pepper:
==> flow/design.v <==
`timescale 1ns / 1ps
module IIR2nd#(
    parameter DW = 20,FW = 15
)(
    input clk,rst_n,en,
    input signed [DW-1:0] din,
    output logic signed[DW-1:0] dout,
    input [31:0]index
);
    localparam logic signed[DW-1:0] GAIN =41;
    function automatic logic signed[DW-1:0] DEN(input [31:0] i);
        case (i)
        32'd0:  DEN = -65446;
        32'd1:  DEN = -65421;
        32'd2:  DEN = -65381;
        32'd3:  DEN = -65325;
        32'd4:  DEN = -65252;
        32'd5:  DEN = -65163;
        32'd6:  DEN = -65058;
        32'd7:  DEN = -64938;
        32'd8:  DEN = -64801;
        32'd9:  DEN = -64648;
        32'd10: DEN = -64479;
        32'd11: DEN = -64294;
        32'd12: DEN = -64094;
        32'd13: DEN = -63877;
        32'd14: DEN = -63645;
        32'd15: DEN = -63397;
        32'd16: DEN = -63134;
        32'd17: DEN = -62855;
        32'd18: DEN = -62560;
        32'd19: DEN = -62250;
        default: DEN = 0;
        endcase
    endfunction
    localparam logic signed [DW-1:0] NUM0 = 32768, NUM1 = 0, NUM2 = -32768;
    wire signed [DW-1:0] n0;
    wire signed [DW-1:0] n1;
    wire signed [DW-1:0] n2;
    wire signed [DW-1:0] d1;
    wire signed [DW-1:0] d2;
    wire signed [DW-1:0] g ;
    assign    n0      = (NUM0);
    assign    n1     = (NUM1);
    assign    n2     = (NUM2);
    assign    d1     = (DEN(index));
    assign    d2     = (32686);
    assign    g      = (GAIN);
    logic signed [DW-1:0]   z1,z0;
    wire signed [DW-1:0] pn0;
    wire signed [DW-1:0] pn1;
    wire signed [DW-1:0] pn2;
    wire signed [DW-1:0] o ;
    wire signed [DW-1:0] pd1;
    wire signed [DW-1:0] pd2;
    assign        pn0    = 
    (((DW-FW)+(DW-FW)+(FW)+(FW))'(din)*((DW-FW)+(DW-FW)+(FW)+(FW))'(n0))>>>((FW)+(FW)-(FW));
    assign        pn1    = 
    (((DW-FW)+(DW-FW)+(FW)+(FW))'(din)*((DW-FW)+(DW-FW)+(FW)+(FW))'(n1))>>>((FW)+(FW)-(FW));
    assign        pn2    = 
    (((DW-FW)+(DW-FW)+(FW)+(FW))'(din)*((DW-FW)+(DW-FW)+(FW)+(FW))'(n2))>>>((FW)+(FW)-(FW));
    assign        o     =z0 + pn0;
    assign        pd1    = 
    (((DW-FW)+(DW-FW)+(FW)+(FW))'(o)*((DW-FW)+(DW-FW)+(FW)+(FW))'(d1))>>>((FW)+(FW)-(FW));
    assign        pd2    = 
    (((DW-FW)+(DW-FW)+(FW)+(FW))'(o)*((DW-FW)+(DW-FW)+(FW)+(FW))'(d2))>>>((FW)+(FW)-(FW));
    always_ff @( posedge clk ) begin 
        if(!rst_n) begin
            z0<=0; z1<=0;dout<=0;
        end else begin
            z0<=pn1 + z1 - pd1;
            z1<=pn2 - pd2;
            dout<=
    (((DW-FW)+(DW-FW)+(FW)+(FW))'(o)*((DW-FW)+(DW-FW)+(FW)+(FW))'(g))>>>((FW)+(FW)-(FW));
        end
    end
endmodule
module IIR#(
    parameter DW = 16,EW = 4
)(
    input clk,rst_n,en,
    input signed [DW-1:0] din,
    output logic signed [DW-1:0] dout,
    input [31:0]index,
    output logic signed [DW+EW-1:0] dout_W
    );
    localparam W = DW + EW;
    logic signed [W-1:0] din_W;
    assign din_W = din;
    assign dout = dout_W;
    IIR2nd #(W,DW-1)IIR2nd_inst(
    clk,rst_n,en, din_W, dout_W,index
        );
endmodule
`timescale 1ns / 1ps
module IIR_v#(
    parameter DW = 16,FW = 15
)(
    input clk,rst_n,en,
    input signed [DW-1:0] din,
    output wire signed [DW-1:0] dout,
    input [31:0]index,
    output wire signed [DW+FW-1:0] dout_W
    );
    IIR#(
        DW,FW
    )IIR_inst(
        clk,rst_n,en,din,dout,index,dout_W
    );
endmodule
clock: 7.29 ns
lec_check: 0
abc_area: 1
cap_margin: 15
core_aspect_ratio: 0.5
core_margin: 2
core_utilization: 72
cts_cluster_diameter: 206
cts_cluster_size: 51
hold_slack_margin: 0.29
place_density_lb_addon: 0.01
setup_slack_margin: 2.14
slew_margin: 15
run.sh (not shown) runs the stock make flow with config.mk's settings and CLKGATE_MAP_FILE=.
Tool error GRT-0116 stopped pepper during 5_1_grt; no final results.
Input-level comparison between tundra and pepper:
Settings: CTS_CLUSTER_SIZE no longer set, was 51; SETUP_SLACK_MARGIN no longer set, was 2.14; CTS_CLUSTER_DIAMETER no longer set, was 206; ABC_AREA no longer set, was 1; CAP_MARGIN now 20, was 15; SLEW_MARGIN now 20, was 15; HOLD_SLACK_MARGIN no longer set, was 0.29; CORE_UTILIZATION now 66, was 72; PLACE_DENSITY_LB_ADDON no longer set, was 0.01; CORE_ASPECT_RATIO no longer set, was 0.5; the clock period (ns, I/O delays scaled along) now 10.1, was 7.29.
==> results <==
The final report for tundra shows a completed flow and a layout that fails verification, specifically negative setup slack.
NOTE floorplan net count pepper->tundra decreased by more than 10%
tundra vs pepper on Yosys chip area: tundra is the lower one.
tundra vs pepper — placement row count climbed by more than a quarter
Adder-cell share of the synthesized area, tundra and pepper: higher on tundra

---

== job 7868 ==
// IIR_v: RTL as listed in full above, without the edits since
clock: 12.5 ns
lec_check: 0
cap_margin: 20
core_margin: 2
core_utilization: 71
cts_cluster_size: 48
place_density_lb_addon: 0.26
slew_margin: 20
Job 7868 never completed; the flow aborted with a tool error in global routing (5_1_grt).
> inputs changed (job 7868 -> job 2585)
- CORE_UTILIZATION changed from 71 to 64
- CTS_CLUSTER_SIZE removed (was 48)
- PLACE_DENSITY_LB_ADDON removed (was 0.26)
- the clock period (ns, I/O delays scaled along) changed from 12.5 to 17.4
- For job 7868, the flow was terminated by a tool error in global routing (5_1_grt) and produced no final design.
- Job 2585 closes out successfully: all stages finished, all timing, DRC and antenna checks passed.
- Going from job 7868 to job 2585, global placer's final weighted congestion lost 5.9%, overall die height went up by 5.2%, width of the chip went up by about 5%, placed wire-length estimate after detailed placement shrank by 22%, number of cells in the design after placement shows a reduction of 737.
- Relative to job 7868, post-place instance area has decreased by about 14% in job 2585.
- Of job 2585 and job 7868, it is job 2585 that has the lower number of buffers inserted to repair setup after CTS.
#### Input delta (job 8935 over job 2585)
- changing CORE_UTILIZATION from 64 to 40
- changing the clock period (ns, I/O delays scaled along) from 17.4 to 13.5
### Flow results
Job 8935: all stages complete, timing, DRC and antenna checks passed
Delta (job 8935 minus job 2585): first-pass GRT wire length has increased, global-route usage has decreased.
The inputs of job 7103 differ from those of job 8935 as listed below.
- putting CTS_CLUSTER_SIZE at 100 where nothing was set
- putting CTS_CLUSTER_DIAMETER at 346 where nothing was set
- putting PLACE_DENSITY at 0.92 where nothing was set
- putting ABC_AREA at 0 where nothing was set
- putting HOLD_SLACK_MARGIN at -0.03 where nothing was set
- putting TNS_END_PERCENT at 15 where nothing was set
- swapping 40 for 37 in CORE_UTILIZATION
==> comparison <==
Status job 7103: flow complete, layout not clean - setup timing
Number of pins with negative max-slew slack in the final report: job 8935 vs job 7103 identical
Compared with job 8935, in job 7103 critical path depth lost 6; area occupied by multi-input gates picked up an extra 0.48%; final worst-path cycle share picked up an extra 8.7 points; clock tree buffer count of the final layout neither gained nor lost much; design area lost 1.1%.
Insertion delay at the late pin of the worst-skew pair: job 7103 > job 8935
For job 1073, these inputs were changed with respect to job 7103:
- a deleted TNS_END_PERCENT that had been 15
- a change of CTS_CLUSTER_SIZE from 100 to 40
- a deleted HOLD_SLACK_MARGIN that had been -0.03
- a deleted ABC_AREA that had been 0
- a deleted CTS_CLUSTER_DIAMETER that had been 346
- a deleted PLACE_DENSITY that had been 0.92
- a change of CORE_UTILIZATION from 37 to 72
- a change of the clock period (ns, I/O delays scaled along) from 13.5 to 11.3
## What came out
Final checks on job 7103, whose flow otherwise completed, came back failing, citing setup timing.
Job 1073 | ERROR | global routing (5_1_grt)
From job 7103 to job 1073 the numbers moved as follows: post-cts resize count went up; vertical die size went down; last weighted congestion value of the routability-driven placer went up; floorplan core area went down; deepest level of the CTS H-tree did not really move.
On setup slack after placement, the lower figure sits with job 1073, not job 7103.
Re TritonCTS buffer count: no difference whatsoever between job 1073 and job 7103.
Of job 1073 and job 7103, job 7103 shows the lower floorplan core density, with job 1073 above it.
#### Input delta (job 4189 over job 1073)
- changing CORE_UTILIZATION from 72 to 25
- removing CTS_CLUSTER_SIZE (formerly 40)
- changing the clock period (ns, I/O delays scaled along) from 11.3 to 17.4
--- outcome ---
The flow ran to completion for all of job 1073 and job 4189 but job 1073, which stopped partway.
Job 1073 never completed, since it errored out during global routing (5_1_grt).
Diff job 1073 and job 4189: number of gates resized after cts lower in job 4189
Diff job 1073 -> job 4189 | number of core rows | up by more than half
Comparing weighted congestion at the end of routability-driven global placement for job 1073 and job 4189, the bigger number came from job 1073.

---

## job 101
// IIR_v: RTL as listed in full above, without the edits since
clock: 17.4 ns
lec_check: 0
cap_margin: 20
core_margin: 2
core_utilization: 68
cts_cluster_diameter: 147
cts_cluster_size: 99
slew_margin: 20
Job 101 finished every stage and its layout cleared the timing, DRC and antenna checks.
### job 101 -> job 102
Settings: swapping 147 for 160 in CTS_CLUSTER_DIAMETER; swapping 68 for 72 in CORE_UTILIZATION; swapping 17.4 for 10.1 in the clock period (ns, I/O delays scaled along).
--- outcome ---
Job 102 got as far as 5_1_grt, where a tool error ended the run.
Re adder-cell share of the synthesized area: no difference whatsoever between job 102 and job 101.
Job 101 -> job 102: basic-gate share of the synthesized area counting and, or, nand and nor cells delta 0, exact match
Delta (job 102 minus job 101): Yosys chip area shows no meaningful change, overall die height shows a reduction of about 2.8%, die area shows a reduction of about 5.5%, number of rows in the core area shows a reduction of about 3.4%.
Number of enable-type register cells in the synthesized netlist: job 101 vs job 102, no meaningful difference
Looking at post-CTS setup-driven buffer insertion count across job 101 and job 102, the one that comes out lower is job 101.
Relative to job 101, width of the die has decreased by 2.8% in job 102.
diff inputs: job 102 => job 103
Settings: CORE_UTILIZATION now 34, was 72; CTS_CLUSTER_SIZE no longer set, was 99; CTS_CLUSTER_DIAMETER no longer set, was 160; the clock period (ns, I/O delays scaled along) now 13.4, was 10.1.
Findings:
Summary of job 102 and job 103: one run falls short of a clean finish, namely job 102. Job 102 terminated abnormally: 5_1_grt reported GRT-0116. Job 103 vs. job 102: number of H-tree levels was more or less identical; standard cell area after detailed placement went down by about 1.2%; total of cells resized after clock tree synthesis went down by 342. When job 103 is set beside job 102, its setup fix buffers added after clock tree synthesis turns out to be 120 smaller.
## Diff of input files: job 104 against job 103
Settings: changing CORE_UTILIZATION from 34 to 66; setting TNS_END_PERCENT to 5 for the first time; setting PLACE_DENSITY_LB_ADDON to 0.0 for the first time; changing the clock period (ns, I/O delays scaled along) from 13.4 to 7.43.
Findings:
Going from job 103 to job 104, routed wire length grew by a few percent.
Going from job 103 to job 104, required arrival time at the worst endpoint shows a reduction of 5.98 ns; final instance area shows an increase of 1.6%.
Comparing job 104 and job 103, the one run not ending clean was job 104.
Job 104 completed end to end; final checks failed (setup timing).
Job 104 vs. job 103: portion of the clock cycle consumed by the worst path in the final layout went up by 64 points.
